==> flow/design.v <==
module alu(OPA, OPB, CIN,INP_VALID, CLK, RST, CMD, CE, MODE, COUT, OFLOW, RES, G, E, L, ERR);
    input ['d8-1:0] OPA, OPB;
    input CLK, RST, CE, MODE, CIN;
    input [1:0] INP_VALID;
    input ['d4-1:0] CMD;
    output reg ['d16-1:0] RES;
    output reg COUT;
    output reg OFLOW;
    output reg G;
    output reg E;
    output reg L;
    output reg ERR;
    reg ['d16-1:0] RES_next;
    reg COUT_next, OFLOW_next, G_next, E_next, L_next, ERR_next;
    reg ['d16-1:0] res_t;
    reg cout_t, oflow_t, g_t, e_t, l_t, err_t;
    always @(posedge CLK or posedge RST) begin
        if (RST) begin
            RES <= {'d16{1'b0}};
            COUT <= 1'b0;
            OFLOW <= 1'b0;
            G <= 1'b0;
            E <= 1'b0;
            L <= 1'b0;
            ERR <= 1'b0;
        end
        else begin
                RES <= RES_next;
                COUT <= COUT_next;
                OFLOW <= OFLOW_next;
                G <= G_next;
                E <= E_next;
                L <= L_next;
                ERR <= ERR_next;
        end
    end
    always @(posedge CLK) begin
        res_t = {'d16{1'b0}};
        cout_t = 1'b0;
        oflow_t = 1'b0;
        g_t = 1'b0;
        e_t = 1'b0;
        l_t = 1'b0;
        err_t = 1'b0;
        if (CE) begin
            if (MODE) begin
                case (CMD)
                   'd0: begin
                        if (INP_VALID == 'b11) begin
                            res_t = OPA+ OPB;
                            cout_t = res_t[8]; 
                        end
                   end
                   'd1: begin
                        if (INP_VALID == 'b11) begin
                            oflow_t = (OPA < OPB);
                            res_t = OPA - OPB;
                        end
                   end
                   'd2: begin
                        if (INP_VALID == 'b11) begin
                            res_t = OPA + OPB + CIN;
                            cout_t = res_t[8];
                        end
                   end
                   'd3: begin
                        if (INP_VALID == 'b11) begin
                            oflow_t = (OPA < (OPB + CIN));
                            res_t = OPA - OPB - CIN;
                        end
                   end
                   'd4:  begin
                        if (INP_VALID[0] == 'b1) begin
                            res_t = OPA + 1;
                        end
                   end
                   'd5: begin
                        if (INP_VALID[0] == 'b1) begin
                            res_t = OPA - 1;
                            if (OPA == {'d8{1'b0}}) oflow_t = 1;
                        end
                   end
                   'd6: begin
                        if (INP_VALID[1] == 'b1) begin
                            res_t = OPB + 1;
                        end
                   end
                   'd7: begin
                        if (INP_VALID[1] == 'b1) begin
                            res_t = OPB - 1;
                            if (OPB == {'d8{1'b0}}) oflow_t = 1;
                        end
                   end
                   'd8: begin
                        if (INP_VALID == 'b11) begin
                            if (OPA == OPB) begin
                                e_t = 1'b1;
                                g_t = 1'b0;
                                l_t = 1'b0;
                            end
                            else if (OPA > OPB) begin
                                e_t = 1'b0;
                                g_t = 1'b1;
                                l_t = 1'b0;
                            end
                            else begin
                                e_t = 1'b0;
                                g_t = 1'b0;
                                l_t = 1'b1;
                            end
                        end
                   end
                   'd9: begin
                        if (INP_VALID == 'b11) begin
                            res_t = (OPA + 1) * (OPB + 1);
                        end
                   end
                   'd10: begin
                        if (INP_VALID == 'b11) begin
                            res_t = (OPA << 1) * (OPB);
                        end
                   end
                   'd11: begin
                        if (INP_VALID == 'b11) begin
                            res_t = $signed(OPA) + $signed(OPB);
                            oflow_t =((OPA[7] == OPB[7]) && (res_t[7] != OPA[7]));
                            cout_t = res_t[8];
                            if ($signed(res_t) < 0) l_t = 1'b1;
                            else if ($signed(res_t) > 0) g_t = 1'b1;
                            else e_t = 1'b1;
                        end
                   end
                   'd12: begin
                        if (INP_VALID == 'b11) begin
                            res_t = $signed(OPA) - $signed(OPB);
                            oflow_t = ((OPA[7] != OPB[7]) && (res_t[7] != OPA[7]));
                            cout_t = res_t[8];
                            if ($signed(res_t) < 0) l_t = 1'b1;
                            else if ($signed(res_t) > 0) g_t = 1'b1;
                            else e_t = 1'b1;
                        end
                   end
                   default:;
               endcase
            end
            else begin
                case (CMD)
                    'd0:begin
                        if (INP_VALID == 'b11) res_t = {1'b0, OPA & OPB};
                    end
                    'd1:begin
                        if (INP_VALID == 'b11) res_t = {1'b0, ~(OPA & OPB)};
                    end
                    'd2:begin
                        if (INP_VALID == 'b11)res_t = {1'b0, OPA | OPB};
                    end
                    'd3:begin
                        if (INP_VALID == 'b11)res_t = {1'b0, ~(OPA | OPB)};
                    end
                    'd4:begin
                        if (INP_VALID == 'b11) res_t = {1'b0, OPA ^ OPB};
                    end
                    'd5:begin
                        if (INP_VALID == 'b11) res_t = {1'b0, ~(OPA ^ OPB)};
                    end
                    'd6:begin
                        if (INP_VALID[0] == 'b1)
                            res_t = ~OPA &{'d8 {1'b1}};
                    end
                    'd7:begin
                        if (INP_VALID[1] == 'b1)
                            res_t =  ~OPB&{'d8{1'b1}};
                    end
                    'd8:begin
                        if (INP_VALID[0] == 'b1)
                            res_t = (OPA >> 1) &{'d8{1'b1}} ;
                    end
                    'd9:begin
                        if (INP_VALID[0] == 'b1)
                            res_t = (OPA << 1)&{'d8{1'b1}};
                    end
                    'd10:begin
                        if (INP_VALID[1] == 'b1)
                            res_t = (OPB >> 1)&{'d8{1'b1}};
                    end
                    'd11:begin
                        if (INP_VALID[1] == 'b1)
                            res_t = (OPB << 1)&{'d8{1'b1}};
                    end
                    'd12:begin
                        if (INP_VALID == 'b11) begin
                            if (!(|OPB['d8-1:'d2+1])) begin
                                res_t = ((OPA <<  OPB['d2:0]) | (OPA >> ('d8 -  OPB['d2:0])))&{'d8{1'b1}};
                            end
                            else err_t = 1'b1;
                        end
                    end
                    'd13:begin
                        if (INP_VALID == 'b11) begin
                            if (!(|OPB['d8-1:'d2+1])) begin
                                res_t = ((OPA >> OPB['d2:0]) | (OPA << ('d8 - OPB['d2:0]))) &{'d8{1'b1}};
                            end
                            else err_t = 1'b1;
                        end
                    end
                    default: ;
                endcase
            end
            if(!(MODE == 1 && (CMD == 'd10 || CMD == 'd9 || CMD == 'd12 || CMD == 'd11)))
                res_t = res_t & {'d8{1'b1}};
        end
        RES_next <= res_t;
        COUT_next <= cout_t;
        OFLOW_next <= oflow_t;
        G_next <= g_t;
        E_next <= e_t;
        L_next <= l_t;
        ERR_next <= err_t;
    end
endmodule
clock: 5.4 ns
lec_check: 0
abc_area: 1
cap_margin: 20
core_margin: 2
core_utilization: 65
setup_slack_margin: -0.12
slew_margin: 20
run.sh (not shown) runs the stock make flow with config.mk's settings and CLKGATE_MAP_FILE=.
The baseline finished with setup timing left.
Rerun with:
- ABC_AREA: 1 -> not set
- CORE_UTILIZATION: 65 -> 71
- HOLD_SLACK_MARGIN: not set -> -0.09
- PLACE_DENSITY: not set -> 0.65
- SETUP_SLACK_MARGIN: -0.12 -> not set
- clock period: 5.4 -> 6.58 ns (I/O delays scaled with it)
The changed run completed and failed the layout checks on setup timing; non-clock buffer count falls by 65; setup slack gets better by 280 ps; cell area falls by about 9%; via count is lower by 16%; clock skew went down by 8.3 ps; synthesized cell count falls by about 22%; combinational power is lower by about 34%; synthesized area decreases by about 3.5%.
Rerun with:
- CORE_UTILIZATION: 71 -> 64
- HOLD_SLACK_MARGIN: -0.09 -> not set
- PLACE_DENSITY: 0.65 -> not set
- clock period: 6.58 -> 3.45 ns (I/O delays scaled with it)
The changed run did not get past global routing (5_1_grt).
Area after synthesis is unchanged.
Synthesized cell count stays the same.
Die size rises by about 10%.

* * *

build 85:
RTL: the design.v shown in full above, as it stands there.
make LEC_CHECK=0 CAP_MARGIN=30 CELL_PAD_IN_SITES_DETAIL_PLACEMENT=2 CELL_PAD_IN_SITES_GLOBAL_PLACEMENT=1 CORE_ASPECT_RATIO=0.76 CORE_MARGIN=8 CORE_UTILIZATION=37 CTS_CLUSTER_DIAMETER=384 CTS_CLUSTER_SIZE=93 GPL_ROUTABILITY_DRIVEN=0 HOLD_SLACK_MARGIN=-0.03 SETUP_SLACK_MARGIN=-0.62 SLEW_MARGIN=20 finish   # period 8.0 ns
Changes in build 59 relative to build 85:
Settings: clearing CORE_ASPECT_RATIO, which used to be 0.76; clearing HOLD_SLACK_MARGIN, which used to be -0.03; swapping 30 for 20 in CAP_MARGIN; swapping -0.62 for -0.72 in SETUP_SLACK_MARGIN; swapping 37 for 59 in CORE_UTILIZATION; clearing GPL_ROUTABILITY_DRIVEN, which used to be 0; swapping 93 for 100 in CTS_CLUSTER_SIZE; clearing CELL_PAD_IN_SITES_GLOBAL_PLACEMENT, which used to be 1; clearing CELL_PAD_IN_SITES_DETAIL_PLACEMENT, which used to be 2; swapping 384 for 394 in CTS_CLUSTER_DIAMETER; swapping 8 for 2 in CORE_MARGIN.
==> results <==
On worst-case setup margin in the final layout, the lower figure sits with build 85, not build 59. Summary of build 59 over build 85: instance count after placement with tap cells included down about 9%, non-clock buffer count down 12, starting DRC count in detailed routing up 486, chip area line of the yosys report flat.
The following lists how build 90 was set up differently from build 59:
Settings: SETUP_SLACK_MARGIN: -0.72 -> -0.75; CTS_CLUSTER_DIAMETER: 394 -> 392; HOLD_SLACK_MARGIN: unset -> -0.09; CAP_MARGIN: 20 -> 40; CORE_ASPECT_RATIO: unset -> 1.88; CTS_CLUSTER_SIZE: 100 -> 99; CORE_UTILIZATION: 59 -> 56.
### Flow results
Build 90 went all the way through the flow, and no timing, DRC or antenna check failed. Going from build 59 to build 90, final instance count without filler cells grows by about 1.2%. OPB[1] as the launch point of the critical path was reported by build 59, and OPA[3] by build 90. [compare] base=build 59 new=build 90: number of optimization iterations in the first detailed-route pass now sits lower, utilization now sits lower. Die span in x in build 90 is 33 um below build 59.
Here is what was changed in the inputs of build 80 compared with build 90.
Settings: a change of CORE_UTILIZATION from 56 to 39; a change of CTS_CLUSTER_SIZE from 99 to 100; a deleted CORE_ASPECT_RATIO that had been 1.88; an added CELL_PAD_IN_SITES_GLOBAL_PLACEMENT of 1; a change of CTS_CLUSTER_DIAMETER from 392 to 394; a deleted HOLD_SLACK_MARGIN that had been -0.09; a change of CAP_MARGIN from 40 to 20; a deleted SETUP_SLACK_MARGIN that had been -0.75.
Findings:
Taking build 90 as the reference, in build 80 first-iteration DRC count has increased, cell-internal power has increased, global routing met2 resource utilization has decreased, post-route worst hold slack has remained practically unchanged, core utilization has decreased. Run comparison: build 80 beginning of the critical path OPB[2]; build 90 beginning of the critical path OPA[3]. Number of non-clock buffers: build 80 and build 90 compared, lower one is build 90. The final reports for build 80 and build 90 show detailed-router iteration count before antenna repair lower in the former. In the reports for build 80 and build 90, the larger cell area belongs to build 80. Summary of build 80 over build 90: maximum fanout along the worst path climbed 16, minimum clock period dropped 0.055 ns.
Changes in build 67 relative to build 80:
Settings: removing CELL_PAD_IN_SITES_GLOBAL_PLACEMENT (formerly 1); changing CORE_UTILIZATION from 39 to 63.
Summary of build 67 over build 80: clock insertion delay at the later pin of the skew report neither gained nor lost much; number of antenna violations at the first check in global routing lost 2; worst slack after detailed placement lost 0.058 ns; actual transition at the worst max-transition pin picked up an extra 0.060 ns.
Highest routed metal layer = met4: build 67; highest routed metal layer = met5: build 80
Build 67 vs build 80 — core box area dropped by more than a quarter
Compared with build 80, build 67 shows a lower antenna diode count.
Build 67 vs. build 80: first-pass GRT wire length went down by 5.5 mm; global-route usage went up 12 points; final hold violation count essentially unchanged; number of enable-type register cells in the synthesized netlist roughly the same.
Final area, build 67 and build 80: higher on build 80
Power is estimated from default activity; no workload was simulated.
